==> flow/config.mk <==
export PLATFORM = sky130hd
export DESIGN_NAME = mult
export DESIGN_NICKNAME = mult
export VERILOG_FILES = /design/flow/design.v
export SDC_FILE = /design/flow/constraint.sdc
export NUM_CORES = 4
export LEC_CHECK = 0
export CAP_MARGIN = 20
export CORE_MARGIN = 2
export CORE_UTILIZATION = 66
export SLEW_MARGIN = 20
==> flow/constraint.sdc <==
create_clock -name core_clock -period 4.88 [get_ports {clock}]
set_input_delay 0.9760 -clock core_clock [delete_from_list [all_inputs] [get_ports {clock}]]
set_output_delay 0.9760 -clock core_clock [all_outputs]
set_load 0.01 [all_outputs]
==> flow/design.v <==
`timescale 1ns/100ps
module mult_stage( input clock, reset, start, nuke, 
		   input [63:0] product_in, mplier_in, mcand_in,
		   output logic done,
		   output logic [63:0] product_out, mplier_out, mcand_out
		  );
	logic [63:0] prod_in_reg, partial_prod_reg;
	logic [63:0] partial_product, next_mplier, next_mcand;
	assign product_out = prod_in_reg + partial_prod_reg;
	assign partial_product = mplier_in[7:0] * mcand_in;
	assign next_mplier = {8'b0,mplier_in[63:8]};
	assign next_mcand = {mcand_in[55:0],8'b0};
	always_ff @(posedge clock) begin
		prod_in_reg      <= product_in;
		partial_prod_reg <= partial_product;
		mplier_out       <= next_mplier;
		mcand_out        <= next_mcand;
	end
	always_ff @(posedge clock) begin
		if(reset)
			done <= 1'b0;
		else if(nuke)
			done <= 1'b0;
		else
			done <= start;
	end
endmodule
`timescale 1ns/100ps
module mult(	input clock, reset, nuke, 
		input [63:0] mcand, mplier,
		input start,
		output [63:0] product,
		output done
	   );
  	logic [63:0] mcand_out, mplier_out;
  	logic [(7*64)-1:0] internal_products, internal_mcands, internal_mpliers;
  	logic [6:0] internal_dones;
	mult_stage mstage [7:0]  (
		.clock(clock),
		.reset(reset),
		.nuke(nuke), 
		.product_in({internal_products,64'h0}),
		.mplier_in({internal_mpliers,mplier}),
		.mcand_in({internal_mcands,mcand}),
		.start({internal_dones,start}),
		.product_out({product,internal_products}),
		.mplier_out({mplier_out,internal_mpliers}),
		.mcand_out({mcand_out,internal_mcands}),
		.done({done,internal_dones})
	);
endmodule
==> flow/run.sh <==
#!/bin/bash
# the make line also repeats each setting of config.mk as NAME=value (left out here)
make -C /OpenROAD-flow-scripts/flow DESIGN_CONFIG=/design/flow/config.mk WORK_HOME=/design/flow/orfs CLKGATE_MAP_FILE= finish
==> results of run 1 <==
## per-layer routing
metal  up-vias  global-route usage [%]
li1      32000                       -
met1     34700                    39.4
met2      2266                    59.0
met3       704                    4.03
met4         8                    18.3
met5         -                       0
## what timing repair did
item / 4_1_cts / 5_1_grt
hold buffers: 0 / 0
buffers inserted: 66 / 73
cloned: 13 / 3
endpoints found under the setup margin: 135 / 131
pin swaps: 190 / 264
resized: 463 / 384
## through the flow
stage	hold WS [ns]	instances	setup TNS [ns]	total power, W
after global placement	0.310	12300	-89.47	0.0674
after global routing	0.267	12700	-44.42	0.0920
after floorplan	0.309	9442	-13.64	0.0504
after detailed placement	0.312	12300	-97.49	0.0690
final	0.276	12700	-29.10	0.0857
after CTS	0.265	12600	-21.02	0.0819
## final cells by class
cell class,count,area share [%]
multi-input cells,6699,58.4
clock buffers,156,2.91
repair buffers,1389,10.6
well taps,1890,2.06
diodes,2,0.00437
clock inverters,71,0.841
flip-flops and latches,1192,21.0
inverters,1262,4.14
==> Slide: Implementation Results, run 1 <==
Physical Implementation Snapshot

Outcome
  • Status: failed layout checks
  • Violated Checks: negative setup slack

Finish
  • Area growth syn-to-layout: 21.6%
  • Register area: 24000 sq um
  • Util after Layout: 80.9%
  • Final Cell Area: 115000 sq um
  • Layout Nets: 12800
  • Fillers: 8833
  • Gate Area: 66900 sq um

Synth
  • Synth top area share: 30.8%
  • Yosys warns: 1
  • Avg Inst Size Synth: 9.97 sq um
  • Number of enable flip-flop cells: 0
  • Synth cell count leaders: and2_1 (1505), fa_1 (1447), inv_1 (1262)
  • Most common cell in the netlist: and2_1
  • Cell Type Count: 79
  • Mux share: 0.0213%
  • Simple share: 16.6%
  • Commonest flop: dfxtp_1
  • Async set or reset register ratio after synthesis: 0%
  • Top cells, area: fa_1 (31%), dfxtp_1 (25%), and2_1 (10%), ha_1 (7.6%), inv_1 (5.0%)
  • Synth Seq Share: 25.3%
  • Synth area leader: fa_1
  • Yosys stat area: 94200 sq um
  • Dominant combinational family: adder cells
  • Mapped Cells: 9442
  • Yosys xor share: 4.93%
  • Synth flops: 1192
  • Mapped Area: 94200 sq um
  • Complex Gates by Area: 8.33%
  • Syn nets: 11600
  • Yosys stat cell total: 9442
  • Adder Area Share: 38.3%

Clocking
  • Deepest clock path buffer count: 3
  • CTS Root Cell: clkbuf_16
  • Clock-pin slew on the worst setup and hold paths: 0.07 ns
  • Max H-tree Level: 3
  • Worst-Skew Late Latency: 0.83 ns
  • CTS buffer count: 120
  • CTS tree: yes
  • Clk sink count: 1192

Global route
  • Vias in the first global route: 75700
  • Initial antenna violation count: 8
  • Global route total overflow: 0
  • First-pass GRT wire length: 387 mm
  • Largest net degree at the start of global routing: 36
  • Total GRT Usage: 33.3%

Power and ir drop
  • Top Consumer: combinational logic
  • Int Pwr: 0.0482 W
  • Leakage power figure: 54.1 nW
  • Maximum vdd drop: 0.622 mV
  • Power Density: 748 nW/um^2
  • Flop pwr share: 18.0%
  • Clock power frac: 11.4%
  • Logic pwr share: 70.7%
  • Switching share of power: 43.8%
  • Switch Pwr: 0.0375 W
  • Clk pwr: 0.00975 W
  • Combinational power: 0.0606 W
  • Seq power: 0.0154 W

Setup path
  • R2r endpoint: mstage[2].partial_prod_reg[62]$_DFF_P_
  • Crit path kind: input port to register
  • Critical Path End: mstage[0].partial_prod_reg[57]$_DFF_P_
  • Cells along the critical path: buf_8 -> buf_12 -> and2_4 -> fa_1 -> fa_1 -> fa_1 -> inv_2 -> fa_1 -> inv_2 -> ha_4 -> a21o_1 -> or3_4 -> o2111ai_4 -> o211ai_1 -> a21oi_2 -> buf_6 -> nor4_4 -> o21ai_2 -> nand2_4 -> a221o_1 -> a31oi_1 -> xnor2_1
  • Critical Path Sink Type: register
  • Worst path bufs/invs: 5
  • CP Max Fanout: 8
  • Max incr delay on CP: 0.59 ns
  • CP Depth: 22
  • Crit start category: input port
  • Crit path arrival time: 6.09 ns
  • R2R Path Start: mstage[1].mplier_out[4]$_DFF_P_
  • Family with the most delay on the worst path: adder cells
  • Crit path top cell by count: fa_1
  • R2R cell count: 21
  • Required time of the critical path: 5.51 ns
  • CP max stage cell: fa_1
  • Flop-to-flop setup slack: -0.54 ns
  • CP Launch Point: mplier[4]

Floorplan
  • Die height: 382 microns
  • Site Rows: 138
  • Core ar.: 142000 sq um
  • Die Span X: 382 microns
  • Num ports: 197
  • Chip footprint: 146000 sq um
  • Floorplan utilization: 66.5%

Routing
  • WL per Instance: 19.2 microns
  • Drt drc: 0
  • Met3 wire len: 12.5 mm
  • Met2 WL: 122 mm
  • Vias per inst: 5.51
  • Detailed-route via count: 69700
  • M1 WL: 93.6 mm
  • Highest metal used: met5
  • Routed wire length: 243 mm
  • Post-route ant nets: 0
  • DR pass1 iterations: 6
  • Initial DRC Count: 3965

Place
  • DP Worst Slack: -1.83 ns
  • Post-DP HPWL: 187 mm
  • Routability cong.: 0.984
  • Placed instance area: 106000 sq um
  • Port Buffers: 196

Run
  • Maxcap violations: 0
  • Count of tool warnings: 32

Timing
  • Slew Limit Fails: 0
  • Cycle use final: 112%
  • Relative slew slack: 23.3%
  • Worst Max-Slew Pin Slew: 1.14 ns
  • Setup-failing EPs final: 97
  • Post-Route Skew: 0.108 ns
  • RSZ-0062 raised after global routing: true
  • Fmax achieved: 0.183 GHz
  • Fin. Hold Viols: 0
  • Crit path time final: 5.45 ns
  • Final worst setup slack: -0.574 ns

Hold path
  • Worst Hold Path EP: mstage[2].mplier_out[4]$_DFF_P_
  • Min-Delay Startpoint: mstage[1].mplier_out[12]$_DFF_P_
  • Hold Path Class: register to register
  • Hold path cells: 0
==> run 2, diff against run 1 <==
ABC_AREA = 0   (was default)
CAP_MARGIN = 35   (was 20)
CORE_ASPECT_RATIO = 1.63   (was default)
CORE_MARGIN = 7   (was 2)
CORE_UTILIZATION = 18   (was 66)
CTS_CLUSTER_DIAMETER = 263   (was default)
CTS_CLUSTER_SIZE = 16   (was default)
GPL_ROUTABILITY_DRIVEN = 0   (was default)
GPL_TIMING_DRIVEN = 0   (was default)
MIN_ROUTING_LAYER = met2   (was default)
SETUP_SLACK_MARGIN = 0.13   (was default)
TNS_END_PERCENT = 80   (was default)
clock period = 4.87 ns   (was 4.88 ns; I/O delays follow)
==> run 2 against run 1 <==
  * The layout still fails its checks (negative setup slack)
  * Critical endpoint unchanged
  * Largest power group unchanged
  * Setup slack got worse by 0.38 ns
  * Via count increased by 30%
  * Cell count increased by 33%
==> Slide: Implementation Results, run 2 <==
Physical Implementation Snapshot

Setup path
  • R2r endpoint: mstage[2].partial_prod_reg[62]$_DFF_P_
  • Flop-to-flop setup slack: -0.78 ns (-0.24 ns)
  • Crit start category: input port
  • Crit path kind: input port to register
  • R2R cell count: 23 (+9.5%)
  • CP Launch Point: mplier[7]
  • Cells along the critical path: buf_8 -> clkbuf_16 -> clkbuf_16 -> and2_4 -> fa_1 -> fa_1 -> fa_1 -> inv_2 -> fa_1 -> inv_2 -> ha_4 -> a21o_1 -> or3_4 -> o2111ai_4 -> o211ai_1 -> a21oi_2 -> buf_6 -> nor4_4 -> o21ai_1 -> nand2_2 -> a221o_2 -> a31oi_4 -> xnor2_4
  • Critical Path End: mstage[0].partial_prod_reg[57]$_DFF_P_
  • Family with the most delay on the worst path: adder cells
  • Max incr delay on CP: 0.52 ns (-0.07 ns)
  • Worst path bufs/invs: 6 (+1)
  • Crit path top cell by count: fa_1
  • CP Depth: 23 (+4.5%)
  • Crit path arrival time: 6.59 ns (+0.50 ns)
  • Required time of the critical path: 5.63 ns (+0.12 ns)
  • R2R Path Start: mstage[1].mplier_out[2]$_DFF_P_
  • CP Max Fanout: 6 (-2)
  • CP max stage cell: fa_1
  • Critical Path Sink Type: register

Clocking
  • Max H-tree Level: 3 (unchanged)
  • CTS buffer count: 89 (-26%)
  • CTS hold repair buffers: 0 (unchanged)
  • CTS tree: yes
  • Clock-pin slew on the worst setup and hold paths: 0.08 ns (about the same)
  • CTS Root Cell: clkbuf_16
  • Clk sink count: 1192 (unchanged)
  • Worst-Skew Late Latency: 0.90 ns (+0.07 ns)
  • Deepest clock path buffer count: 4 (+1)

Floorplan
  • Core ar.: 522000 sq um (+270%)
  • Die Span X: 581 microns (+52%)
  • Chip footprint: 544000 sq um (+270%)
  • Num ports: 197 (unchanged)
  • Site Rows: 339 (+150%)
  • Floorplan utilization: 18.0% (-48 points)
  • Die height: 937 microns (+150%)

Routing
  • Vias per inst: 5.39 (-2.2%)
  • DR pass1 iterations: 11 (+5)
  • Routed wire length: 281 mm (+15%)
  • Post-route ant nets: 0 (unchanged)
  • WL per Instance: 16.6 microns (-13%)
  • Detailed-route via count: 90800 (+30%)
  • Drt drc: 0 (unchanged)
  • Initial DRC Count: 14700 (+270%)

Global route
  • Largest net degree at the start of global routing: 18 (-50%)
  • Initial antenna violation count: 0 (-8)
  • Grt peak-use layer: met2
  • Met3 usage: 18.4% (+14 points)
  • Met1 Use GR: 0% (-39 points)
  • GR Util met2: 18.7% (-40 points)
  • First-pass GRT wire length: 418 mm (+8.0%)
  • Global route total overflow: 0 (unchanged)
  • Vias in the first global route: 103000 (+36%)
  • Total GRT Usage: 14.9% (-18 points)

Synth
  • Yosys stat area: 94200 sq um (unchanged)
  • Commonest flop: dfxtp_1
  • Syn nets: 11600 (unchanged)
  • Yosys warns: 1 (unchanged)
  • Dominant combinational family: adder cells
  • Synth area leader: fa_1
  • Top cells, area: fa_1 (31%), dfxtp_1 (25%), and2_1 (10%), ha_1 (7.6%), inv_1 (5.0%)
  • Async set or reset register ratio after synthesis: 0% (unchanged)
  • Synth flops: 1192 (unchanged)
  • Synth top area share: 30.8% (unchanged)
  • Yosys stat cell total: 9442 (unchanged)
  • Avg Inst Size Synth: 9.97 sq um (unchanged)
  • Synth cell count leaders: and2_1 (1505), fa_1 (1447), inv_1 (1262)
  • Number of enable flip-flop cells: 0 (unchanged)
  • Cell Type Count: 79 (unchanged)
  • Mapped Cells: 9442 (unchanged)
  • Complex Gates by Area: 8.33% (unchanged)
  • Synth Seq Share: 25.3% (unchanged)
  • Mapped Area: 94200 sq um (unchanged)
  • Yosys xor share: 4.93% (unchanged)
  • Mux share: 0.0213% (unchanged)
  • Most common cell in the netlist: and2_1
  • Adder Area Share: 38.3% (unchanged)
  • Simple share: 16.6% (unchanged)

Timing
  • Crit path time final: 5.82 ns
  • Setup-failing EPs final: 117 (+21%)
  • RSZ-0062 raised after global routing: true
  • Relative slew slack: 36.6% (+13 points)
  • Fin. Hold Viols: 0 (unchanged)
  • Fmax achieved: 0.172 GHz
  • Worst Max-Slew Pin Slew: 0.945 ns (-0.198 ns)
  • Slew Limit Fails: 0 (unchanged)
  • Final worst setup slack: -0.954 ns (-0.380 ns)
  • Cycle use final: 120% (+7.8 points)
  • Total Neg Setup Slack: -48.46 ns (-19.36 ns)
  • Post-Route Skew: 0.142 ns (+0.0346 ns)

Finish
  • Fin cells: 16900 (+33%)
  • Layout Nets: 12100 (-5.4%)
  • Util after Layout: 21.9% (-59 points)
  • Register area: 24000 sq um (about the same)
  • Area growth syn-to-layout: 21.5%
  • Fillers: 56400 (+540%)
  • Gate Area: 67700 sq um (+1.1%)

Power and ir drop
  • Power Density: 699 nW/um^2 (-6.5%)
  • Maximum vdd drop: 0.333 mV (-46%)
  • Top Consumer: combinational logic
  • Clk pwr: 0.00718 W (-26%)
  • Int Pwr: 0.0428 W (-11%)
  • Leakage power figure: 49.7 nW (-8.0%)
  • Switching share of power: 46.5% (+2.7 points)
  • Seq power: 0.0158 W (+3%)
  • Final Total Pwr: 0.0800 W (-6.6%)
  • Logic pwr share: 71.3% (+0.6 points)
  • Switch Pwr: 0.0372 W (-0.98%)
  • Flop pwr share: 19.8% (+1.8 points)
  • Combinational power: 0.0570 W (-5.9%)
  • Clock power frac: 9.0% (-2.4 points)

Outcome
  • Violated Checks: negative setup slack
  • Status: failed layout checks

Run
  • Count of tool warnings: 29 (-9.4%)
  • Maxcap violations: 0 (unchanged)

Hold path
  • Worst Hold Path EP: mstage[6].prod_in_reg[34]$_DFF_P_
  • Hold Path Class: register to register
  • Min-Delay Startpoint: mstage[5].prod_in_reg[34]$_DFF_P_
  • Hold path cells: 0 (unchanged)

Place
  • Post-DP HPWL: 214 mm (+14%)
  • Port Buffers: 194 (-1.0%)
  • DP Worst Slack: -3.37 ns (-1.54 ns)
  • Dpl cells: 16500 (+34%)
[run 2: what timing repair did]
| action | in CTS | in global routing |
|---|---|---|
| resized | 704 | 608 |
| gates cloned | 3 | 7 |
| setup buffers | 125 | 117 |
| pin swaps | 161 | 264 |
| endpoints found under the setup margin | 200 | 176 |
[run 2: layout make-up]
| class | count | share of cell area (%) |
|---|---|---|
| buffer | 286 | 2.41 |
| sequential | 1192 | 21.0 |
| timing repair buffer | 439 | 3.65 |
| multi-input combinational | 6699 | 59.2 |
| clock buffer | 93 | 1.99 |
| clock inverter | 5 | 0.0634 |
| tap | 6820 | 7.46 |
| inverter | 1262 | 4.15 |
| antenna | 59 | 0.129 |
[run 2: metrics by stage]
stage,cell area [sq um],hold slack (ns)
floorplan,95100,0.309
global placement,106000,0.312
detailed placement,106000,0.312
CTS,111000,0.270
global route,114000,0.286
finish,114000,0.251
[run 2: per-layer routing]
metal	up-vias	wire, microns
li1	30400	-
met1	33300	0
met2	24100	143000
met3	2917	105000
met4	76	30400
met5	-	1970
==> run 3, diff against run 2 <==
CAP_MARGIN = 20   (was 35)
CELL_PAD_IN_SITES_DETAIL_PLACEMENT = 2   (was default)
CELL_PAD_IN_SITES_GLOBAL_PLACEMENT = 1   (was default)
CORE_ASPECT_RATIO = default   (was 1.63)
CORE_MARGIN = 2   (was 7)
CORE_UTILIZATION = 40   (was 18)
CTS_CLUSTER_DIAMETER = 156   (was 263)
CTS_CLUSTER_SIZE = 69   (was 16)
GPL_TIMING_DRIVEN = default   (was 0)
HOLD_SLACK_MARGIN = 0.24   (was default)
PLACE_DENSITY = 0.79   (was default)
SETUP_SLACK_MARGIN = default   (was 0.13)
TNS_END_PERCENT = 100   (was 80)
clock period = 4.99 ns   (was 4.87 ns; I/O delays follow)
==> run 3 against run 2 <==
  * The run now fails in 5_1_grt
  * Synthesized cell count stayed put
  * Area after synthesis stayed put
  * Die size is 56% lower
==> Slide: Implementation Results, run 3 <==
Key Metrics from the Run

Clocking
  • CTS buffer count: 36 (-60%)
  • Clk sink count: 1192 (unchanged)
  • Max H-tree Level: 2 (-1)
  • CTS hold repair buffers: 0 (unchanged)
  • CTS Root Cell: clkbuf_16
  • Deepest clock path buffer count: 3 (-1)

Synth
  • Commonest flop: dfxtp_1
  • Complex Gates by Area: 8.33% (unchanged)
  • Mux share: 0.0213% (unchanged)
  • Yosys xor share: 4.93% (unchanged)
  • Async set or reset register ratio after synthesis: 0% (unchanged)
  • Top cells, area: fa_1 (31%), dfxtp_1 (25%), and2_1 (10%), ha_1 (7.6%), inv_1 (5.0%)
  • Synth flops: 1192 (unchanged)
  • Most common cell in the netlist: and2_1
  • Yosys stat area: 94200 sq um (unchanged)
  • Simple share: 16.6% (unchanged)
  • Mapped Area: 94200 sq um (unchanged)
  • Yosys stat cell total: 9442 (unchanged)
  • Avg Inst Size Synth: 9.97 sq um (unchanged)
  • Synth cell count leaders: and2_1 (1505), fa_1 (1447), inv_1 (1262)
  • Adder Area Share: 38.3% (unchanged)
  • Yosys warns: 1 (unchanged)
  • Dominant combinational family: adder cells
  • Number of enable flip-flop cells: 0 (unchanged)
  • Syn nets: 11600 (unchanged)
  • Synth Seq Share: 25.3% (unchanged)
  • Synth area leader: fa_1
  • Mapped Cells: 9442 (unchanged)
  • Synth top area share: 30.8% (unchanged)
  • Cell Type Count: 79 (unchanged)

Global route
  • Total GRT Usage: 96.8%
  • Global route total overflow: 11900

Floorplan
  • Die height: 489 microns (-48%)
  • Die Span X: 489 microns (-16%)
  • Floorplan utilization: 40.1% (+22 points)
  • Core ar.: 235000 sq um (-55%)
  • Site Rows: 178 (-47%)
  • Chip footprint: 239000 sq um (-56%)
  • Num ports: 197 (unchanged)

Place
  • Port Buffers: 196 (+1.0%)
  • Post-DP HPWL: 406 mm (+90%)

Outcome
  • Error: [ERROR GRT-0116] Global routing finished with congestion. Check the congestion regions in the DRC Viewer.
  • Status: aborted with a tool error
  • Halt Stage: 5_1_grt
[run 3: repair_timing]
item / CTS
buffers inserted: 247
setup endpoints to repair: 194
resized: 1316
pin swaps: 440
gates cloned: 18
[run 3: per-stage QoR]
stage / setup WS, ns / power [W] / instances / TNS, ns / instance area, sq um
detailed placement: -2.87 / 0.0799 / 13500 / -218.38 / 108000
global placement: -1.80 / 0.0652 / 13500 / -91.75 / 108000
CTS: -1.16 / 0.0981 / 13900 / -70.68 / 116000
floorplan: -0.641 / 0.0489 / 9442 / -10.22 / 94700
[run 3: per-layer routing]
layer  global-route usage [%]  GRT overflow
met1                        -             -
met2                     98.7          5256
met3                     96.5          3203
met4                     95.6          2948
met5                     86.2           534
==> run 4, diff against run 3 <==
ABC_AREA = default   (was 0)
CAP_MARGIN = 5   (was 20)
CELL_PAD_IN_SITES_DETAIL_PLACEMENT = default   (was 2)
CELL_PAD_IN_SITES_GLOBAL_PLACEMENT = default   (was 1)
CORE_UTILIZATION = 72   (was 40)
CTS_CLUSTER_DIAMETER = default   (was 156)
CTS_CLUSTER_SIZE = default   (was 69)
GPL_ROUTABILITY_DRIVEN = default   (was 0)
HOLD_SLACK_MARGIN = default   (was 0.24)
MIN_ROUTING_LAYER = default   (was met2)
PLACE_DENSITY = default   (was 0.79)
TNS_END_PERCENT = default   (was 100)
clock period = 4.79 ns   (was 4.99 ns; I/O delays follow)
==> run 4 against run 3 <==
  * Now fails the layout checks on negative setup slack
  * Die size decreased by 44%
  * Area after synthesis is the same
  * Synthesized cell count is the same
==> Slide: Implementation Results, run 4 <==
Physical Implementation Snapshot

Routing
  • Post-route ant nets: 0
  • Vias per inst: 6.09
  • Detailed-route via count: 76700
  • DR pass1 iterations: 6
  • Drt drc: 0
  • Initial DRC Count: 7122
  • WL per Instance: 23.9 microns
  • Routed wire length: 301 mm

Hold path
  • Hold Path Class: register to register
  • Min-Delay Startpoint: mstage[6].prod_in_reg[46]$_DFF_P_
  • Hold path cells: 0
  • Worst Hold Path EP: mstage[7].prod_in_reg[46]$_DFF_P_

Clocking
  • Deepest clock path buffer count: 3 (unchanged)
  • Worst-Skew Late Latency: 0.83 ns
  • CTS Root Cell: clkbuf_16
  • CTS hold repair buffers: 0 (unchanged)
  • Clk sink count: 1192 (unchanged)
  • Max H-tree Level: 3 (+1)
  • Clock-pin slew on the worst setup and hold paths: 0.06 ns
  • CTS buffer count: 118 (+230%)
  • CTS tree: yes

Timing
  • Fmax achieved: 0.164 GHz
  • Worst Max-Slew Pin Slew: 1.21 ns
  • Setup-failing EPs final: 136
  • Relative slew slack: 18.2%
  • Cycle use final: 127%
  • Fin. Hold Viols: 0
  • Final worst setup slack: -1.30 ns
  • RSZ-0062 raised after global routing: true
  • Post-Route Skew: 0.0936 ns
  • Crit path time final: 6.09 ns
  • Slew Limit Fails: 0

Synth
  • Mapped Cells: 9442 (unchanged)
  • Most common cell in the netlist: and2_1
  • Synth Seq Share: 25.3% (unchanged)
  • Yosys warns: 1 (unchanged)
  • Synth top area share: 30.8% (unchanged)
  • Commonest flop: dfxtp_1
  • Number of enable flip-flop cells: 0 (unchanged)
  • Mapped Area: 94200 sq um (unchanged)
  • Top cells, area: fa_1 (31%), dfxtp_1 (25%), and2_1 (10%), ha_1 (7.6%), inv_1 (5.0%)
  • Adder Area Share: 38.3% (unchanged)
  • Mux share: 0.0213% (unchanged)
  • Cell Type Count: 79 (unchanged)
  • Simple share: 16.6% (unchanged)
  • Async set or reset register ratio after synthesis: 0% (unchanged)
  • Yosys xor share: 4.93% (unchanged)
  • Dominant combinational family: adder cells
  • Synth flops: 1192 (unchanged)
  • Yosys stat cell total: 9442 (unchanged)
  • Synth cell count leaders: and2_1 (1505), fa_1 (1447), inv_1 (1262)
  • Syn nets: 11600 (unchanged)
  • Complex Gates by Area: 8.33% (unchanged)
  • Yosys stat area: 94200 sq um (unchanged)
  • Synth area leader: fa_1
  • Avg Inst Size Synth: 9.97 sq um (unchanged)

Setup path
  • Family with the most delay on the worst path: adder cells
  • Cells along the critical path: nand2_1 -> fa_1 -> fa_1 -> inv_2 -> fa_1 -> inv_2 -> fa_1 -> inv_2 -> ha_4 -> a21o_1 -> and4_4 -> nand4bb_4 -> a21oi_4 -> a21oi_2 -> o211ai_1 -> buf_4 -> a21o_1 -> a31oi_4 -> a221o_1 -> a221oi_2 -> xnor2_1
  • Max incr delay on CP: 0.65 ns
  • Critical Path Sink Type: register
  • Crit path arrival time: 6.78 ns
  • Worst path bufs/invs: 4
  • CP max stage cell: fa_1
  • CP Depth: 21
  • Critical Path End: mstage[2].partial_prod_reg[62]$_DFF_P_
  • Required time of the critical path: 5.48 ns
  • Crit start category: register
  • R2R cell count: 21
  • R2R Path Start: mstage[1].mplier_out[5]$_DFF_P_
  • CP Max Fanout: 4
  • Crit path kind: register to register
  • R2r endpoint: mstage[2].partial_prod_reg[62]$_DFF_P_
  • Flop-to-flop setup slack: -1.30 ns
  • Crit path top cell by count: fa_1
  • CP Launch Point: mstage[1].mplier_out[5]$_DFF_P_

Power and ir drop
  • Switching share of power: 46.0%
  • Combinational power: 0.0684 W
  • Clk pwr: 0.00997 W
  • Switch Pwr: 0.0433 W
  • Seq power: 0.0159 W
  • Leakage power figure: 54.7 nW
  • Top Consumer: combinational logic
  • Logic pwr share: 72.5%
  • Power Density: 812 nW/um^2
  • Flop pwr share: 16.9%
  • Maximum vdd drop: 0.492 mV
  • Clock power frac: 10.6%
  • Int Pwr: 0.0509 W
  • Final Total Pwr: 0.0943 W

Floorplan
  • Num ports: 197 (unchanged)
  • Chip footprint: 134000 sq um (-44%)
  • Die height: 366 microns (-25%)
  • Core ar.: 130000 sq um (-45%)
  • Die Span X: 366 microns (-25%)
  • Floorplan utilization: 72.6% (+33 points)
  • Site Rows: 132 (-26%)

Place
  • Routability cong.: 1.04
  • Post-DP HPWL: 192 mm (-53%)
  • Dpl cells: 12200 (-10%)
  • Port Buffers: 196 (unchanged)

Finish
  • Fin cells: 12600
  • Area growth syn-to-layout: 23.3%
  • Util after Layout: 89.6%
  • Layout Nets: 12900

Run
  • Maxcap violations: 0
  • Count of tool warnings: 33

Global route
  • Total GRT Usage: 41.5%
  • Global route total overflow: 0
  • Largest net degree at the start of global routing: 31
  • First-pass GRT wire length: 429 mm
  • Vias in the first global route: 81100
  • Initial antenna violation count: 15

Outcome
  • Violated Checks: negative setup slack
  • Status: failed layout checks
## run 4: metrics by stage
stage | TNS [ns] | setup slack, ns | cell area (sq um) | hold slack (ns)
after floorplan | -17.41 | -0.801 | 95100 | 0.309
after global placement | -102.57 | -1.83 | 106000 | 0.310
after detailed placement | -113.45 | -1.93 | 106000 | 0.312
after CTS | -28.83 | -0.747 | 114000 | 0.304
after global routing | -82.61 | -1.41 | 116000 | 0.309
final | -70.48 | -1.30 | 116000 | 0.303
## run 4: area by class of cell
cell class | instances | area (sq um)
flip-flops and latches | 1192 | 24000
clock buffers | 147 | 3240
inverters | 1262 | 4740
diodes | 10 | 25.0
clock inverters | 75 | 962
fillers | 5523 | 13500
multi-input cells | 6699 | 67900
well taps | 1742 | 2180
repair buffers | 1480 | 13000
## run 4: routing by layer
layer  global-route usage [%]  vias up  routed length [microns]
met5                        0        -                       69
met4                     29.8       10                    30000
met3                     7.68     2012                    27800
met2                     72.5     5114                   145000
met1                     45.5    37400                    98100
li1                         -    32200                        -
## run 4: repair_timing
action | 4_1_cts | 5_1_grt
setup endpoints to repair | 153 | 145
gates resized | 686 | 384
gates cloned | 11 | 7
buffers inserted | 158 | 99
pin swaps | 341 | 322
==> run 5, diff against run 4 <==
ABC_AREA = 0   (was default)
CAP_MARGIN = 35   (was 5)
CORE_ASPECT_RATIO = 1.63   (was default)
CORE_UTILIZATION = 18   (was 72)
CTS_CLUSTER_SIZE = 16   (was default)
GPL_TIMING_DRIVEN = 0   (was default)
PLACE_DENSITY = 0.39   (was default)
clock period = 4.87 ns   (was 4.79 ns; I/O delays follow)
==> run 5 against run 4 <==
  * Still fails the layout checks on negative setup slack
  * Global-route usage down 30 points
  * Sequential power fell by 3%
  * First-iteration DRC count is 72% lower
  * Clock skew decreased by 0.0089 ns
  * Area after synthesis did not move
  * Cell area up 1.7%
  * Clock-buffer cell count rose by 51
  * Setup slack better by 0.49 ns
  * Largest cell class unchanged
==> Slide: Implementation Results, run 5 <==
Physical Implementation Snapshot

Run
  • Count of tool warnings: 30 (-9.1%)
  • Maxcap violations: 0 (unchanged)

Timing
  • Fmax achieved: 0.176 GHz
  • Fin. Hold Viols: 0 (unchanged)
  • Worst Max-Slew Pin Slew: 1.08 ns (-0.135 ns)
  • Cycle use final: 117% (-11 points)
  • Relative slew slack: 27.5% (+9.4 points)
  • Crit path time final: 5.68 ns
  • RSZ-0062 raised after global routing: true
  • Slew Limit Fails: 0 (unchanged)
  • Setup-failing EPs final: 119 (-13%)
  • Final worst setup slack: -0.808 ns (+0.494 ns)
  • Post-Route Skew: 0.0847 ns (-0.00890 ns)

Synth
  • Top cells, area: fa_1 (31%), dfxtp_1 (25%), and2_1 (10%), ha_1 (7.6%), inv_1 (5.0%)
  • Commonest flop: dfxtp_1
  • Syn nets: 11600 (unchanged)
  • Async set or reset register ratio after synthesis: 0% (unchanged)
  • Adder Area Share: 38.3% (unchanged)
  • Yosys stat cell total: 9442 (unchanged)
  • Yosys stat area: 94200 sq um (unchanged)
  • Mapped Cells: 9442 (unchanged)
  • Simple share: 16.6% (unchanged)
  • Yosys xor share: 4.93% (unchanged)
  • Mux share: 0.0213% (unchanged)
  • Mapped Area: 94200 sq um (unchanged)
  • Synth area leader: fa_1
  • Number of enable flip-flop cells: 0 (unchanged)
  • Synth Seq Share: 25.3% (unchanged)
  • Avg Inst Size Synth: 9.97 sq um (unchanged)
  • Dominant combinational family: adder cells
  • Synth cell count leaders: and2_1 (1505), fa_1 (1447), inv_1 (1262)
  • Complex Gates by Area: 8.33% (unchanged)
  • Most common cell in the netlist: and2_1
  • Yosys warns: 1 (unchanged)
  • Synth top area share: 30.8% (unchanged)
  • Synth flops: 1192 (unchanged)
  • Cell Type Count: 79 (unchanged)

Setup path
  • CP Max Fanout: 10 (+6)
  • R2R cell count: 22 (+4.8%)
  • Crit start category: input port
  • Required time of the critical path: 5.56 ns (+0.08 ns)
  • Family with the most delay on the worst path: adder cells
  • Crit path arrival time: 6.37 ns (-0.41 ns)
  • Critical Path Sink Type: register
  • Flop-to-flop setup slack: -0.69 ns (+0.61 ns)
  • CP Depth: 23 (+9.5%)
  • R2R Path Start: mstage[0].mplier_out[4]$_DFF_P_
  • CP Launch Point: mplier[7]
  • CP max stage cell: fa_1
  • R2r endpoint: mstage[1].partial_prod_reg[59]$_DFF_P_
  • Crit path kind: input port to register
  • Worst path bufs/invs: 6 (+2)
  • Critical Path End: mstage[0].partial_prod_reg[63]$_DFF_P_
  • Crit path top cell by count: fa_1
  • Max incr delay on CP: 0.52 ns (-0.13 ns)
  • Cells along the critical path: buf_8 -> clkbuf_16 -> buf_12 -> clkbuf_8 -> and2_1 -> fa_1 -> fa_1 -> fa_1 -> fa_1 -> ha_1 -> a21o_1 -> a21o_1 -> a21oi_4 -> o211ai_1 -> buf_4 -> a21oi_4 -> buf_12 -> nor4_4 -> o21ai_2 -> nand2_2 -> a221o_2 -> a31oi_4 -> xnor2_4

Clocking
  • CTS Root Cell: clkbuf_16
  • CTS buffer count: 156 (+32%)
  • Max H-tree Level: 4 (+1)
  • CTS tree: yes
  • CTS hold repair buffers: 0 (unchanged)
  • Worst-Skew Late Latency: 0.88 ns (+0.05 ns)
  • Clk sink count: 1192 (unchanged)
  • Clock-pin slew on the worst setup and hold paths: 0.06 ns (about the same)
  • Deepest clock path buffer count: 4 (+1)

Hold path
  • Hold Path Class: register to register
  • Worst Hold Path EP: mstage[4].prod_in_reg[23]$_DFF_P_
  • Hold path cells: 0 (unchanged)
  • Min-Delay Startpoint: mstage[3].prod_in_reg[23]$_DFF_P_

Power and ir drop
  • Clock power frac: 14.4% (+3.8 points)
  • Combinational power: 0.0574 W (-16%)
  • Top Consumer: combinational logic
  • Power Density: 721 nW/um^2 (-11%)
  • Logic pwr share: 67.4% (-5.1 points)
  • Switch Pwr: 0.0382 W (-12%)
  • Leakage power figure: 51.8 nW (-5.3%)
  • Clk pwr: 0.0122 W (+22%)
  • Seq power: 0.0155 W (-3%)
  • Int Pwr: 0.0470 W (-7.8%)
  • Switching share of power: 44.8% (-1.1 points)
  • Flop pwr share: 18.2% (+1.3 points)
  • Maximum vdd drop: 0.334 mV (-32%)

Floorplan
  • Core ar.: 522000 sq um (+300%)
  • Floorplan utilization: 18.0% (-55 points)
  • Num ports: 197 (unchanged)
  • Die height: 927 microns (+150%)
  • Die Span X: 571 microns (+56%)
  • Site Rows: 339 (+160%)
  • Chip footprint: 529000 sq um (+300%)

Place
  • Post-DP HPWL: 253 mm (+32%)
  • Dpl cells: 16500 (+36%)
  • Placed instance area: 106000 sq um (-0.20%)
  • Port Buffers: 194 (-1.0%)
  • Routability cong.: 0.811 (-22%)

Global route
  • Vias in the first global route: 74000 (-8.8%)
  • Global route total overflow: 0 (unchanged)
  • Total GRT Usage: 11.7% (-30 points)
  • First-pass GRT wire length: 465 mm (+8.3%)
  • Initial antenna violation count: 28 (+13)
  • Largest net degree at the start of global routing: 15 (-52%)

Finish
  • Area growth syn-to-layout: 25.4%
  • Final Cell Area: 118000 sq um (+1.7%)
  • Fin cells: 17000 (+35%)
  • Layout Nets: 12200 (-5.1%)
  • Register area: 24000 sq um (about the same)
  • Fillers: 56700 (+930%)
  • Gate Area: 67700 sq um (-0.22%)

Routing
  • Drt drc: 0 (unchanged)
  • Post-route ant nets: 0 (unchanged)
  • WL per Instance: 18.2 microns (-24%)
  • Vias per inst: 3.84 (-37%)
  • Detailed-route via count: 65500 (-15%)
  • DR pass1 iterations: 5 (-1)
  • Initial DRC Count: 1963 (-72%)
  • Routed wire length: 311 mm (+3.4%)

Outcome
  • Violated Checks: negative setup slack
  • Status: failed layout checks
## run 5: final cells by class
cell class / instances / area share, %
antenna: 5 / 0.0106
clock buffer: 198 / 3.63
inverter: 1262 / 4.01
timing repair buffer: 516 / 4.21
buffer: 271 / 2.29
tap: 6820 / 7.23
sequential: 1192 / 20.3
clock inverter: 83 / 0.910
multi-input combinational: 6699 / 57.4
## run 5: layer usage
layer	vias to the layer above	global-route usage (%)	part of all wire, %
li1	30900	-	-
met1	33200	11.4	35
met2	862	24.2	57
met3	528	1.19	2.3
met4	2	5.47	5.8
met5	-	0	0.0058
## run 5: per-stage QoR
| stage | hold WS [ns] | utilization, % | worst slack, ns | power, W | setup TNS [ns] |
|---|---|---|---|---|---|
| finish | 0.289 | 22.6 | -0.808 | 0.0851 | -43.03 |
| global route | 0.283 | 22.6 | -0.899 | 0.0928 | -62.84 |
| CTS | 0.275 | 22.3 | -0.947 | 0.0843 | -48.75 |
| detailed placement | 0.312 | 20.3 | -4.07 | 0.0652 | -294.78 |
| global placement | 0.311 | 20.2 | -4.06 | 0.0651 | -354.39 |
| floorplan | 0.309 | - | -0.737 | 0.0505 | -14.01 |
## run 5: what timing repair did
item,CTS,global route
endpoints found under the setup margin,205,149
setup buffers,194,107
cloned,9,1
resized,978,324
pin swaps,282,208
==> run 6, diff against run 5 <==
ABC_AREA = default   (was 0)
CAP_MARGIN = 40   (was 35)
CORE_ASPECT_RATIO = default   (was 1.63)
CORE_UTILIZATION = 72   (was 18)
CTS_CLUSTER_SIZE = 15   (was 16)
GPL_TIMING_DRIVEN = default   (was 0)
HOLD_SLACK_MARGIN = 0.07   (was default)
PLACE_DENSITY = default   (was 0.39)
PLACE_DENSITY_LB_ADDON = 0.01   (was default)
clock period = 5.49 ns   (was 4.87 ns; I/O delays follow)
==> run 6 against run 5 <==
  * Still fails the layout checks on negative setup slack
  * Area after synthesis stayed put
  * Utilization is 62 points higher
  * Clock power is 31% lower
  * Non-clock buffer count is 237 higher
  * Largest power group unchanged
  * Critical path type is now register to register
  * Largest cell class unchanged
  * Via count is 6.0% higher
  * Sequential power is about 10% lower
  * Global-route usage is 24 points higher
  * Die size is 75% lower
  * Cell count is 29% lower
==> Slide: Implementation Results, run 6 <==
Physical Implementation Snapshot

Place
  • Dpl cells: 11900 (-28%)
  • Port Buffers: 196 (+1.0%)
  • Routability cong.: 0.975 (+20%)
  • Post-DP HPWL: 180 mm (-29%)

Timing
  • Fmax achieved: 0.176 GHz
  • Relative slew slack: 31.2% (+3.7 points)
  • Crit path time final: 5.67 ns
  • Setup-failing EPs final: 15 (-87%)
  • Slew Limit Fails: 0 (unchanged)
  • Final worst setup slack: -0.179 ns (+0.629 ns)
  • Hold slack: 0.291 ns (+0.00190 ns)
  • Post-Route Skew: 0.101 ns (+0.0165 ns)
  • Worst Max-Slew Pin Slew: 1.02 ns (-0.0551 ns)
  • Total Neg Setup Slack: -1.30 ns (+41.73 ns)
  • Cycle use final: 103% (-13 points)
  • RSZ-0062 raised after global routing: true
  • Fin. Hold Viols: 0 (unchanged)

Power and ir drop
  • Top Consumer: combinational logic
  • Leakage power figure: 51.8 nW (about the same)
  • Final Total Pwr: 0.0711 W (-16%)
  • Flop pwr share: 19.3% (+1.1 points)
  • Logic pwr share: 68.9% (+1.5 points)
  • Seq power: 0.0137 W (-10%)
  • Power Density: 649 nW/um^2 (-10%)
  • Combinational power: 0.0490 W (-15%)
  • Clk pwr: 0.00842 W (-31%)
  • Switch Pwr: 0.0313 W (-18%)
  • Clock power frac: 11.8% (-2.6 points)
  • Int Pwr: 0.0398 W (-15%)
  • Maximum vdd drop: 0.443 mV (+32%)
  • Switching share of power: 44.1% (-0.76 points)

Synth
  • Yosys stat cell total: 9442 (unchanged)
  • Simple share: 16.6% (unchanged)
  • Top cells, area: fa_1 (31%), dfxtp_1 (25%), and2_1 (10%), ha_1 (7.6%), inv_1 (5.0%)
  • Most common cell in the netlist: and2_1
  • Complex Gates by Area: 8.33% (unchanged)
  • Synth Seq Share: 25.3% (unchanged)
  • Commonest flop: dfxtp_1
  • Mapped Cells: 9442 (unchanged)
  • Synth top area share: 30.8% (unchanged)
  • Synth cell count leaders: and2_1 (1505), fa_1 (1447), inv_1 (1262)
  • Cell Type Count: 79 (unchanged)
  • Async set or reset register ratio after synthesis: 0% (unchanged)
  • Syn nets: 11600 (unchanged)
  • Mux share: 0.0213% (unchanged)
  • Mapped Area: 94200 sq um (unchanged)
  • Dominant combinational family: adder cells
  • Avg Inst Size Synth: 9.97 sq um (unchanged)
  • Synth flops: 1192 (unchanged)
  • Yosys xor share: 4.93% (unchanged)
  • Adder Area Share: 38.3% (unchanged)
  • Yosys warns: 1 (unchanged)
  • Synth area leader: fa_1
  • Yosys stat area: 94200 sq um (unchanged)
  • Number of enable flip-flop cells: 0 (unchanged)

Floorplan
  • Die height: 366 microns (-61%)
  • Die Span X: 366 microns (-36%)
  • Core ar.: 130000 sq um (-75%)
  • Site Rows: 132 (-61%)
  • Floorplan utilization: 72.6% (+55 points)
  • Chip footprint: 134000 sq um (-75%)
  • Num ports: 197 (unchanged)

Clocking
  • CTS hold repair buffers: 0 (unchanged)
  • Clock-pin slew on the worst setup and hold paths: 0.07 ns (about the same)
  • CTS Root Cell: clkbuf_16
  • CTS tree: yes
  • Max H-tree Level: 3 (-1)
  • Deepest clock path buffer count: 3 (-1)
  • CTS buffer count: 118 (-24%)
  • Worst-Skew Late Latency: 0.78 ns (-0.10 ns)
  • Clk sink count: 1192 (unchanged)

Hold path
  • Min-Delay Startpoint: mstage[6].prod_in_reg[36]$_DFF_P_
  • Hold path cells: 0 (unchanged)
  • Worst Hold Path EP: mstage[7].prod_in_reg[36]$_DFF_P_
  • Hold Path Class: register to register

Routing
  • Detailed-route via count: 69400 (+6.0%)
  • WL per Instance: 19.7 microns (+7.9%)
  • Vias per inst: 5.71 (+49%)
  • Routed wire length: 239 mm (-23%)
  • Post-route ant nets: 0 (unchanged)
  • DR pass1 iterations: 6 (+1)
  • Drt drc: 0 (unchanged)
  • Initial DRC Count: 5049 (+160%)

Global route
  • Global route total overflow: 0 (unchanged)
  • Initial antenna violation count: 4 (-86%)
  • First-pass GRT wire length: 376 mm (-19%)
  • Largest net degree at the start of global routing: 44 (+29)
  • Vias in the first global route: 74500 (+0.68%)
  • Total GRT Usage: 35.7% (+24 points)

Setup path
  • CP max stage cell: fa_1
  • Critical Path End: mstage[1].partial_prod_reg[52]$_DFF_P_
  • R2R Path Start: mstage[0].mplier_out[2]$_DFF_P_
  • Flop-to-flop setup slack: -0.18 ns (+0.51 ns)
  • R2R cell count: 21 (-4.5%)
  • Crit path kind: register to register
  • Critical Path Sink Type: register
  • Cells along the critical path: buf_12 -> buf_8 -> buf_12 -> and2_4 -> fa_1 -> fa_1 -> fa_1 -> fa_1 -> ha_4 -> buf_4 -> a21o_1 -> a21oi_1 -> o21ai_1 -> nor3b_2 -> a211o_4 -> buf_6 -> a21boi_2 -> o41a_1 -> a21o_1 -> a21oi_2 -> xnor2_1
  • Worst path bufs/invs: 5 (-1)
  • Required time of the critical path: 6.12 ns (+0.56 ns)
  • Crit start category: register
  • CP Launch Point: mstage[0].mplier_out[2]$_DFF_P_
  • Family with the most delay on the worst path: adder cells
  • CP Max Fanout: 7 (-3)
  • Crit path arrival time: 6.30 ns (-0.07 ns)
  • Max incr delay on CP: 0.58 ns (+0.06 ns)
  • R2r endpoint: mstage[1].partial_prod_reg[52]$_DFF_P_
  • Crit path top cell by count: fa_1
  • CP Depth: 21 (-8.7%)

Outcome
  • Status: failed layout checks
  • Violated Checks: negative setup slack

Finish
  • Layout Nets: 12400 (+1.6%)
  • Fin cells: 12100 (-29%)
  • Area growth syn-to-layout: 16.4%

Run
  • Maxcap violations: 0 (unchanged)
  • Count of tool warnings: 30 (unchanged)
## run 6: layout make-up
type                       count  area, sq um
clock buffer                 149         3180
antenna                        3         7.51
fill                        7178        20100
inverter                    1262         4740
tap                         1742         2180
clock inverter                72          923
multi-input combinational   6699        65600
timing repair buffer        1024         9010
sequential                  1192        23900
## run 6: routing by layer
layer | wire length [microns] | GRT usage (%)
met1 | 89800 | 42.6
met2 | 119000 | 62.7
met3 | 15700 | 5.02
met4 | 14400 | 19.3
met5 | 0 | 0
## run 6: through the flow
step	utilization, %	setup WS, ns	instance area [sq um]
floorplan	-	-0.241	94400
global placement	79.7	-1.25	103000
detailed placement	79.7	-1.36	103000
CTS	83.7	-0.123	109000
global route	84.5	-0.339	110000
finish	84.5	-0.179	110000
## run 6: what timing repair did
item | in CTS | in global routing
setup buffers | 30 | 28
setup endpoints to repair | 69 | 61
pin swaps | 114 | 138
gates resized | 244 | 238
gates cloned | 8 | 3
==> run 7, diff against run 6 <==
ABC_AREA = 0   (was default)
CAP_MARGIN = 30   (was 40)
CORE_UTILIZATION = 40   (was 72)
CTS_CLUSTER_SIZE = default   (was 15)
HOLD_SLACK_MARGIN = default   (was 0.07)
MIN_ROUTING_LAYER = met1   (was default)
PLACE_DENSITY_LB_ADDON = default   (was 0.01)
SETUP_SLACK_MARGIN = 1.28   (was default)
TNS_END_PERCENT = 90   (was default)
clock period = 7.0 ns   (was 5.49 ns; I/O delays follow)
==> run 7 against run 6 <==
  * The run now finishes clean
  * Hold slack better by 0.0077 ns
  * Cell area is 2.0% lower
  * Largest cell class unchanged
  * Sequential share of layout area is 0.51 points higher
  * Area after synthesis stayed put
  * Power is 26% lower
  * Non-clock buffer count is 575 lower
  * Utilization is 39 points lower
  * Register-to-register slack better by 1.6 ns
  * First-iteration DRC count is 37% lower
  * Clock-buffer cell count is 36 higher
==> Slide: Implementation Results, run 7 <==
Physical Implementation Snapshot

Synth
  • Commonest flop: dfxtp_1
  • Mapped Cells: 9442 (unchanged)
  • Syn nets: 11600 (unchanged)
  • Yosys warns: 1 (unchanged)
  • Avg Inst Size Synth: 9.97 sq um (unchanged)
  • Synth area leader: fa_1
  • Yosys stat cell total: 9442 (unchanged)
  • Synth cell count leaders: and2_1 (1505), fa_1 (1447), inv_1 (1262)
  • Complex Gates by Area: 8.33% (unchanged)
  • Mux share: 0.0213% (unchanged)
  • Mapped Area: 94200 sq um (unchanged)
  • Yosys stat area: 94200 sq um (unchanged)
  • Number of enable flip-flop cells: 0 (unchanged)
  • Top cells, area: fa_1 (31%), dfxtp_1 (25%), and2_1 (10%), ha_1 (7.6%), inv_1 (5.0%)
  • Simple share: 16.6% (unchanged)
  • Dominant combinational family: adder cells
  • Async set or reset register ratio after synthesis: 0% (unchanged)
  • Adder Area Share: 38.3% (unchanged)
  • Yosys xor share: 4.93% (unchanged)
  • Synth Seq Share: 25.3% (unchanged)
  • Synth flops: 1192 (unchanged)
  • Synth top area share: 30.8% (unchanged)
  • Most common cell in the netlist: and2_1
  • Cell Type Count: 79 (unchanged)

Floorplan
  • Site Rows: 178 (+35%)
  • Die height: 489 microns (+34%)
  • Floorplan utilization: 40.1% (-33 points)
  • Chip footprint: 239000 sq um (+79%)
  • Core ar.: 235000 sq um (+81%)
  • Num ports: 197 (unchanged)
  • Die Span X: 489 microns (+34%)

Timing
  • Post-Route Skew: 0.0727 ns (-0.0285 ns)
  • Worst Max-Slew Pin Slew: 0.941 ns (-0.0834 ns)
  • Final worst setup slack: 1.12 ns (+1.30 ns)
  • Fmax achieved: 0.170 GHz
  • Slew Limit Fails: 0 (unchanged)
  • Setup-failing EPs final: 0 (-15)
  • Relative slew slack: 37.2% (+6.0 points)
  • Fin. Hold Viols: 0 (unchanged)
  • Cycle use final: 84.0% (-19 points)
  • Crit path time final: 5.88 ns
  • RSZ-0062 raised after global routing: true
  • Total Neg Setup Slack: 0 ns (+1.30 ns)

Routing
  • Drt drc: 0 (unchanged)
  • DR pass1 iterations: 6 (unchanged)
  • WL per Instance: 18.0 microns (-8.7%)
  • Initial DRC Count: 3195 (-37%)
  • Vias per inst: 5.00 (-13%)
  • Detailed-route via count: 65000 (-6.4%)
  • Post-route ant nets: 0 (unchanged)
  • Routed wire length: 234 mm (-2.2%)

Power and ir drop
  • Leakage power figure: 49.2 nW (-5.0%)
  • Switch Pwr: 0.0230 W (-26%)
  • Clk pwr: 0.00769 W (-8.7%)
  • Logic pwr share: 64.6% (-4.3 points)
  • Combinational power: 0.0339 W (-31%)
  • Maximum vdd drop: 0.366 mV (-17%)
  • Clock power frac: 14.7% (+2.9 points)
  • Switching share of power: 43.9% (-0.19 points)
  • Top Consumer: combinational logic
  • Power Density: 489 nW/um^2 (-25%)
  • Flop pwr share: 20.8% (+1.5 points)
  • Int Pwr: 0.0295 W (-26%)
  • Seq power: 0.0109 W (-20%)

Finish
  • Fillers: 22100 (+210%)
  • Layout Nets: 11900 (-4.4%)
  • Area growth syn-to-layout: 14.0%
  • Register area: 24000 sq um (+0.28%)
  • Gate Area: 65400 sq um (-0.41%)

Setup path
  • Required time of the critical path: 7.70 ns (+1.58 ns)
  • Crit start category: input port
  • R2r endpoint: mstage[2].partial_prod_reg[62]$_DFF_P_
  • Flop-to-flop setup slack: 1.39 ns (+1.57 ns)
  • Max incr delay on CP: 0.51 ns (-0.07 ns)
  • CP Launch Point: mplier[7]
  • Critical Path End: mstage[0].partial_prod_reg[57]$_DFF_P_
  • Family with the most delay on the worst path: adder cells
  • Cells along the critical path: buf_6 -> buf_12 -> buf_8 -> and2_4 -> fa_1 -> fa_1 -> fa_1 -> inv_1 -> fa_1 -> inv_2 -> ha_4 -> a21o_1 -> or3_4 -> o2111ai_4 -> o211ai_1 -> a21oi_2 -> buf_6 -> nor4_4 -> o21ai_2 -> nand2_2 -> a221o_1 -> a31oi_2 -> xnor2_1
  • R2R Path Start: mstage[1].mplier_out[4]$_DFF_P_
  • R2R cell count: 22 (+4.8%)
  • Crit path top cell by count: fa_1
  • CP Max Fanout: 4 (-3)
  • Critical Path Sink Type: register
  • CP max stage cell: fa_1
  • Crit path arrival time: 6.58 ns (+0.28 ns)
  • Crit path kind: input port to register
  • CP Depth: 23 (+9.5%)
  • Worst path bufs/invs: 6 (+1)

Clocking
  • Worst-Skew Late Latency: 0.85 ns (+0.07 ns)
  • Max H-tree Level: 4 (+1)
  • CTS Root Cell: clkbuf_16
  • Clock-pin slew on the worst setup and hold paths: 0.06 ns (about the same)
  • CTS tree: yes
  • Deepest clock path buffer count: 3 (unchanged)
  • CTS hold repair buffers: 0 (unchanged)
  • CTS buffer count: 141 (+19%)
  • Clk sink count: 1192 (unchanged)

Global route
  • Initial antenna violation count: 13 (+9)
  • Vias in the first global route: 69800 (-6.3%)
  • First-pass GRT wire length: 374 mm (-0.62%)
  • Total GRT Usage: 19.6% (-16 points)
  • Largest net degree at the start of global routing: 42 (-4.5%)
  • Global route total overflow: 0 (unchanged)

Run
  • Count of tool warnings: 30 (unchanged)
  • Maxcap violations: 0 (unchanged)

Place
  • Routability cong.: 0.901 (-7.6%)
  • Post-DP HPWL: 181 mm (+0.91%)
  • DP Worst Slack: -0.250 ns (+1.11 ns)
  • Port Buffers: 196 (unchanged)

Hold path
  • Hold path cells: 0 (unchanged)
  • Worst Hold Path EP: mstage[6].prod_in_reg[11]$_DFF_P_
  • Min-Delay Startpoint: mstage[5].prod_in_reg[11]$_DFF_P_
  • Hold Path Class: register to register

Outcome
  • Status: complete, no violations
==> run 7: what timing repair did <==
| action | 4_1_cts | 5_1_grt |
|---|---|---|
| hold endpoints to repair | 0 | 0 |
| endpoints found under the setup margin | 87 | 46 |
| pin swaps | 68 | 100 |
| setup buffers | 29 | 41 |
| gates resized | 254 | 184 |
| cloned | 1 | 4 |
==> run 7: metrics by stage <==
stage | cell area [sq um] | std cells | utilization [%] | hold slack (ns) | power (W)
finish | 107000 | 13000 | 45.7 | 0.299 | 0.0525
global route | 107000 | 13000 | 45.7 | 0.307 | 0.0572
CTS | 106000 | 13000 | 45.2 | 0.290 | 0.0518
detailed placement | 100000 | 12700 | 42.7 | 0.312 | 0.0432
global placement | 100000 | 12700 | 42.7 | 0.311 | 0.0427
floorplan | 94400 | 9442 | - | 0.310 | 0.0346
==> run 7: routing by layer <==
| metal | global-route usage [%] | wire length [microns] | vias to the layer above |
|---|---|---|---|
| met3 | 2.67 | 11900 | 411 |
| met1 | 25.7 | 102000 | 32700 |
| met5 | 0 | 0 | - |
| met2 | 33.2 | 111000 | 1698 |
| li1 | - | - | 30200 |
| met4 | 6.83 | 7960 | 0 |
==> run 7: area by class of cell <==
class                           instances  area share [%]
Antenna cell                            1         0.00233
Inverter                             1262            4.41
Tap cell                             3150            3.67
Clock buffer                          185            3.68
Clock inverter                         68           0.987
Sequential cell                      1192            22.3
Timing Repair Buffer                  449            4.05
Multi-Input combinational cell       6699            60.9
==> run 8, diff against run 7 <==
ABC_AREA = default   (was 0)
CAP_MARGIN = 20   (was 30)
CORE_UTILIZATION = 29   (was 40)
CTS_CLUSTER_SIZE = 42   (was default)
MIN_ROUTING_LAYER = default   (was met1)
PLACE_DENSITY = 0.71   (was default)
SETUP_SLACK_MARGIN = default   (was 1.28)
TNS_END_PERCENT = default   (was 90)
clock period = 3.9 ns   (was 7.0 ns; I/O delays follow)
==> run 8 against run 7 <==
  * Now fails the layout checks on negative setup slack
  * Non-clock buffer count up 1178
  * Clock power increased by about 60%
  * Synthesized cell count stayed put
  * Critical path type is now register to register
  * Critical endpoint is now mstage[2].partial_prod_reg[62]$_DFF_P_
  * Largest power group unchanged
==> Slide: Implementation Results, run 8 <==
Physical Implementation Snapshot

Place
  • Placed instance area: 112000 sq um (+11%)
  • Port Buffers: 196 (unchanged)
  • Post-DP HPWL: 197 mm (+8.8%)
  • DP Worst Slack: -2.57 ns (-2.32 ns)
  • Routability cong.: 0.898 (-0.29%)

Floorplan
  • Floorplan utilization: 29.1% (-11 points)
  • Die Span X: 574 microns (+17%)
  • Die height: 574 microns (+17%)
  • Site Rows: 209 (+17%)
  • Chip footprint: 329000 sq um (+38%)
  • Core ar.: 324000 sq um (+38%)
  • Num ports: 197 (unchanged)

Global route
  • Global route total overflow: 0 (unchanged)
  • Total GRT Usage: 14.6% (-5.0 points)
  • Initial antenna violation count: 11 (-2)
  • Vias in the first global route: 73700 (+5.5%)
  • Largest net degree at the start of global routing: 34 (-19%)
  • First-pass GRT wire length: 391 mm (+4.6%)

Hold path
  • Worst Hold Path EP: mstage[0].mcand_out[9]$_DFF_P_
  • Hold path cells: 2 (+2)
  • Min-Delay Startpoint: mcand[1]
  • Hold Path Class: input port to register

Routing
  • Post-route ant nets: 0 (unchanged)
  • WL per Instance: 15.9 microns (-12%)
  • Drt drc: 0 (unchanged)
  • Routed wire length: 243 mm (+3.9%)
  • Initial DRC Count: 3593 (+12%)
  • Detailed-route via count: 69000 (+6.2%)
  • Vias per inst: 4.50 (-9.9%)
  • DR pass1 iterations: 6 (unchanged)

Synth
  • Complex Gates by Area: 8.33% (unchanged)
  • Synth flops: 1192 (unchanged)
  • Yosys xor share: 4.93% (unchanged)
  • Yosys stat area: 94200 sq um (unchanged)
  • Dominant combinational family: adder cells
  • Synth cell count leaders: and2_1 (1505), fa_1 (1447), inv_1 (1262)
  • Synth top area share: 30.8% (unchanged)
  • Yosys stat cell total: 9442 (unchanged)
  • Adder Area Share: 38.3% (unchanged)
  • Mapped Cells: 9442 (unchanged)
  • Avg Inst Size Synth: 9.97 sq um (unchanged)
  • Number of enable flip-flop cells: 0 (unchanged)
  • Synth Seq Share: 25.3% (unchanged)
  • Mux share: 0.0213% (unchanged)
  • Most common cell in the netlist: and2_1
  • Yosys warns: 1 (unchanged)
  • Simple share: 16.6% (unchanged)
  • Syn nets: 11600 (unchanged)
  • Cell Type Count: 79 (unchanged)
  • Commonest flop: dfxtp_1
  • Mapped Area: 94200 sq um (unchanged)
  • Async set or reset register ratio after synthesis: 0% (unchanged)
  • Synth area leader: fa_1
  • Top cells, area: fa_1 (31%), dfxtp_1 (25%), and2_1 (10%), ha_1 (7.6%), inv_1 (5.0%)

Setup path
  • Crit path top cell by count: fa_1
  • CP Depth: 21 (-8.7%)
  • Critical Path Sink Type: register
  • Critical Path End: mstage[2].partial_prod_reg[62]$_DFF_P_
  • Cells along the critical path: buf_12 -> and2_4 -> fa_1 -> fa_1 -> fa_1 -> inv_1 -> fa_1 -> inv_2 -> ha_4 -> o21a_1 -> o211ai_1 -> nor2_1 -> a21oi_4 -> a21oi_2 -> o211ai_1 -> buf_4 -> a21o_1 -> a31oi_4 -> a221o_1 -> a221oi_2 -> xnor2_1
  • R2r endpoint: mstage[2].partial_prod_reg[62]$_DFF_P_
  • CP Max Fanout: 6 (+2)
  • CP max stage cell: fa_1
  • Flop-to-flop setup slack: -1.54 ns (-2.93 ns)
  • Crit path kind: register to register
  • Worst path bufs/invs: 4 (-2)
  • R2R Path Start: mstage[1].mplier_out[7]$_DFF_P_
  • Family with the most delay on the worst path: adder cells
  • R2R cell count: 21 (-4.5%)
  • Crit path arrival time: 6.07 ns (-0.51 ns)
  • Crit start category: register
  • CP Launch Point: mstage[1].mplier_out[7]$_DFF_P_
  • Required time of the critical path: 4.53 ns (-3.17 ns)
  • Max incr delay on CP: 0.56 ns (+0.05 ns)

Clocking
  • Worst-Skew Late Latency: 0.78 ns (-0.07 ns)
  • CTS tree: yes
  • CTS hold repair buffers: 0 (unchanged)
  • Deepest clock path buffer count: 3 (unchanged)
  • Clk sink count: 1192 (unchanged)
  • CTS buffer count: 117 (-17%)
  • CTS Root Cell: clkbuf_16
  • Clock-pin slew on the worst setup and hold paths: 0.07 ns (about the same)
  • Max H-tree Level: 3 (-1)

Timing
  • Slew Limit Fails: 0 (unchanged)
  • Worst Max-Slew Pin Slew: 0.688 ns (-0.253 ns)
  • RSZ-0062 raised after global routing: true
  • Hold slack: 0.254 ns (-0.0448 ns)
  • Fin. Hold Viols: 0 (unchanged)
  • Total Neg Setup Slack: -167.32 ns (-167.32 ns)
  • Fmax achieved: 0.184 GHz
  • Final worst setup slack: -1.54 ns (-2.66 ns)
  • Crit path time final: 5.44 ns
  • Setup-failing EPs final: 207 (+207)
  • Relative slew slack: 53.7% (+16 points)
  • Cycle use final: 140% (+56 points)
  • Post-Route Skew: 0.0767 ns (+0.00401 ns)

Power and ir drop
  • Flop pwr share: 17.5% (-3.3 points)
  • Top Consumer: combinational logic
  • Power Density: 930 nW/um^2 (+90%)
  • Combinational power: 0.0794 W (+130%)
  • Switching share of power: 43.1% (-0.81 points)
  • Int Pwr: 0.0633 W (+110%)
  • Leakage power figure: 55.1 nW (+12%)
  • Maximum vdd drop: 0.877 mV (+140%)
  • Logic pwr share: 71.4% (+6.8 points)
  • Seq power: 0.0194 W (+78%)
  • Clk pwr: 0.0123 W (+60%)
  • Switch Pwr: 0.0479 W (+110%)
  • Clock power frac: 11.1% (-3.6 points)

Finish
  • Final Cell Area: 119000 sq um (+11%)
  • Fillers: 31700 (+44%)
  • Layout Nets: 13000 (+9.7%)
  • Area growth syn-to-layout: 26.8%
  • Util after Layout: 36.9% (-8.9 points)

Run
  • Count of tool warnings: 30 (unchanged)
  • Maxcap violations: 0 (unchanged)

Outcome
  • Status: failed layout checks
  • Violated Checks: negative setup slack
[run 8: repair_timing]
item | in CTS | in global routing
setup endpoints to repair | 215 | 226
cloned | 0 | 7
pin swaps | 210 | 188
buffers inserted | 63 | 48
resized | 413 | 309
[run 8: through the flow]
step	std cells	power, W
final	15300	0.111
after global routing	15300	0.120
after CTS	15300	0.109
after detailed placement	15000	0.0925
after global placement	15000	0.0914
after floorplan	9442	0.0647
[run 8: layout make-up]
| cell class | count | area, sq um | share of cell area [%] |
|---|---|---|---|
| multi-input combinational | 6699 | 67500 | 56.5 |
| sequential | 1192 | 24000 | 20.1 |
| timing repair buffer | 1627 | 13600 | 11.4 |
| tap | 4325 | 5410 | 4.53 |
| inverter | 1262 | 4740 | 3.97 |
| clock buffer | 154 | 3270 | 2.74 |
| clock inverter | 65 | 975 | 0.816 |
| antenna | 5 | 12.5 | 0.0105 |
[run 8: routing by layer]
metal / part of all wire (%) / wire length [microns] / vias to the layer above / track usage, %
met5: 0.011 / 27 / - / 0
met4: 2.9 / 6990 / 4 / 3.70
met3: 5.5 / 13300 / 408 / 2.09
met2: 47 / 115000 / 1774 / 24.9
met1: 44 / 107000 / 34400 / 19.4
li1: - / - / 32500 / -
==> run 9, diff against run 8 <==
CORE_UTILIZATION = 72   (was 29)
CTS_CLUSTER_DIAMETER = 30   (was default)
CTS_CLUSTER_SIZE = 70   (was 42)
PLACE_DENSITY = default   (was 0.71)
PLACE_DENSITY_LB_ADDON = 0.01   (was default)
SETUP_SLACK_MARGIN = 1.62   (was default)
TNS_END_PERCENT = 40   (was default)
clock period = 5.59 ns   (was 3.9 ns; I/O delays follow)
==> run 9 against run 8 <==
  * Fails layout checks on max-capacitance violations, max-slew violations, negative setup slack
  * Hold slack gained 0.050 ns
  * Cell count shrank 20%
  * Sequential share of layout area grew 0.92 points
  * Clock skew shrank 0.0023 ns
  * Critical endpoint is now mstage[0].partial_prod_reg[55]$_DFF_P_
  * Largest cell class unchanged
==> Slide: Implementation Results, run 9 <==
Physical Implementation Snapshot

Floorplan
  • Num ports: 197 (unchanged)
  • Floorplan utilization: 72.6% (+44 points)
  • Core ar.: 130000 sq um (-60%)

Setup path
  • Crit start category: input port
  • CP Depth: 22 (+4.8%)
  • Crit path top cell by count: fa_1
  • Crit path arrival time: 6.45 ns (+0.38 ns)
  • Critical Path End: mstage[0].partial_prod_reg[55]$_DFF_P_
  • Family with the most delay on the worst path: adder cells
  • Flop-to-flop setup slack: -0.11 ns (+1.43 ns)
  • Max incr delay on CP: 0.53 ns (-0.03 ns)
  • CP Launch Point: mcand[19]
  • CP max stage cell: fa_1
  • Worst path bufs/invs: 6 (+2)
  • R2r endpoint: mstage[5].partial_prod_reg[62]$_DFF_P_

Timing
  • Final worst setup slack: -0.209 ns (+1.33 ns)
  • Crit path time final: 5.80 ns
  • Post-Route Skew: 0.0744 ns (-0.00233 ns)
  • RSZ-0062 raised after global routing: true
  • Setup-failing EPs final: 12 (-94%)
  • Fmax achieved: 0.172 GHz
  • Slew Limit Fails: 3 (+3)
  • Relative slew slack: -16.6% (-70 points)
  • Cycle use final: 104% (-36 points)

Power and ir drop
  • Final Total Pwr: 0.0815 W (-27%)
  • Leakage power figure: 53.3 nW (-3.4%)
  • Switching share of power: 45.8% (+2.7 points)
  • Power Density: 712 nW/um^2 (-23%)
  • Top Consumer: combinational logic
  • Clk pwr: 0.0132 W (+7%)
  • Seq power: 0.0137 W (-29%)
  • Combinational power: 0.0546 W (-31%)

Synth
  • Synth flops: 1192 (unchanged)
  • Dominant combinational family: adder cells
  • Synth area leader: fa_1
  • Yosys stat cell total: 9442 (unchanged)
  • Commonest flop: dfxtp_1
  • Mapped Cells: 9442 (unchanged)
  • Number of enable flip-flop cells: 0 (unchanged)
  • Adder Area Share: 38.3% (unchanged)
  • Synth Seq Share: 25.3% (unchanged)
  • Mux share: 0.0213% (unchanged)
  • Yosys warns: 1 (unchanged)
  • Most common cell in the netlist: and2_1
  • Cell Type Count: 79 (unchanged)
  • Simple share: 16.6% (unchanged)
  • Syn nets: 11600 (unchanged)
  • Avg Inst Size Synth: 9.97 sq um (unchanged)

Clocking
  • Deepest clock path buffer count: 3 (unchanged)
  • Clock-pin slew on the worst setup and hold paths: 0.07 ns (about the same)
  • Clk sink count: 1192 (unchanged)
  • CTS tree: yes
  • CTS hold repair buffers: 0 (unchanged)

Place
  • DP Worst Slack: -1.25 ns (+1.33 ns)
  • Routability cong.: 0.955 (+6.3%)

Global route
  • Global route total overflow: 0 (unchanged)
  • Vias in the first global route: 79500 (+8.0%)
  • Initial antenna violation count: 32 (+21)
  • Largest net degree at the start of global routing: 57 (+68%)

Routing
  • Post-route ant nets: 0 (unchanged)
  • Detailed-route via count: 74400 (+7.8%)
  • WL per Instance: 23.6 microns (+49%)
  • Drt drc: 0 (unchanged)
  • DR pass1 iterations: 7 (+1)

Outcome
  • Violated Checks: max-capacitance violations, max-slew violations, negative setup slack
  • Status: failed layout checks

Hold path
  • Hold Path Class: register to register
  • Hold path cells: 0 (-2)

Finish
  • Util after Layout: 88.3% (+51 points)

Run
  • Count of tool warnings: 31 (+3.3%)
  • Maxcap violations: 1 (+1)
## run 9: through the flow
step / setup TNS (ns) / instances / instance area, sq um
after floorplan: -0.857 / 9442 / 95300
after global placement: -33.24 / 11700 / 102000
after detailed placement: -36.37 / 11700 / 102000
after CTS: -0.0185 / 12200 / 112000
after global routing: -2.75 / 12200 / 114000
final: -0.944 / 12300 / 114000
## run 9: area by class of cell
| class | instances | area [sq um] | area share, % |
|---|---|---|---|
| clock inverters | 159 | 1940 | 1.70 |
| inverters | 1262 | 4740 | 4.14 |
| clock buffers | 235 | 5520 | 4.82 |
| diodes | 18 | 45.0 | 0.0393 |
| flip-flops and latches | 1192 | 24100 | 21.0 |
| multi-input cells | 6699 | 67400 | 58.9 |
| repair buffers | 946 | 8570 | 7.49 |
| well taps | 1742 | 2180 | 1.90 |
## run 9: what timing repair did
action                                 CTS  global route
resized                                493           369
pin swaps                              247           240
endpoints found under the hold margin    0             0
setup buffers                           79            69
setup endpoints to repair              228           253
cloned                                   4             2
## run 9: metal layers
layer | global-route usage, % | wire length [microns] | vias to the layer above
met4 | 28.9 | 25000 | 40
met3 | 9.61 | 27300 | 1635
met5 | 0 | 265 | -
met2 | 69.1 | 138000 | 4569
li1 | - | - | 31400
met1 | 46.7 | 98300 | 36700
No activity file was given, so power comes from the tool's default toggle rates.
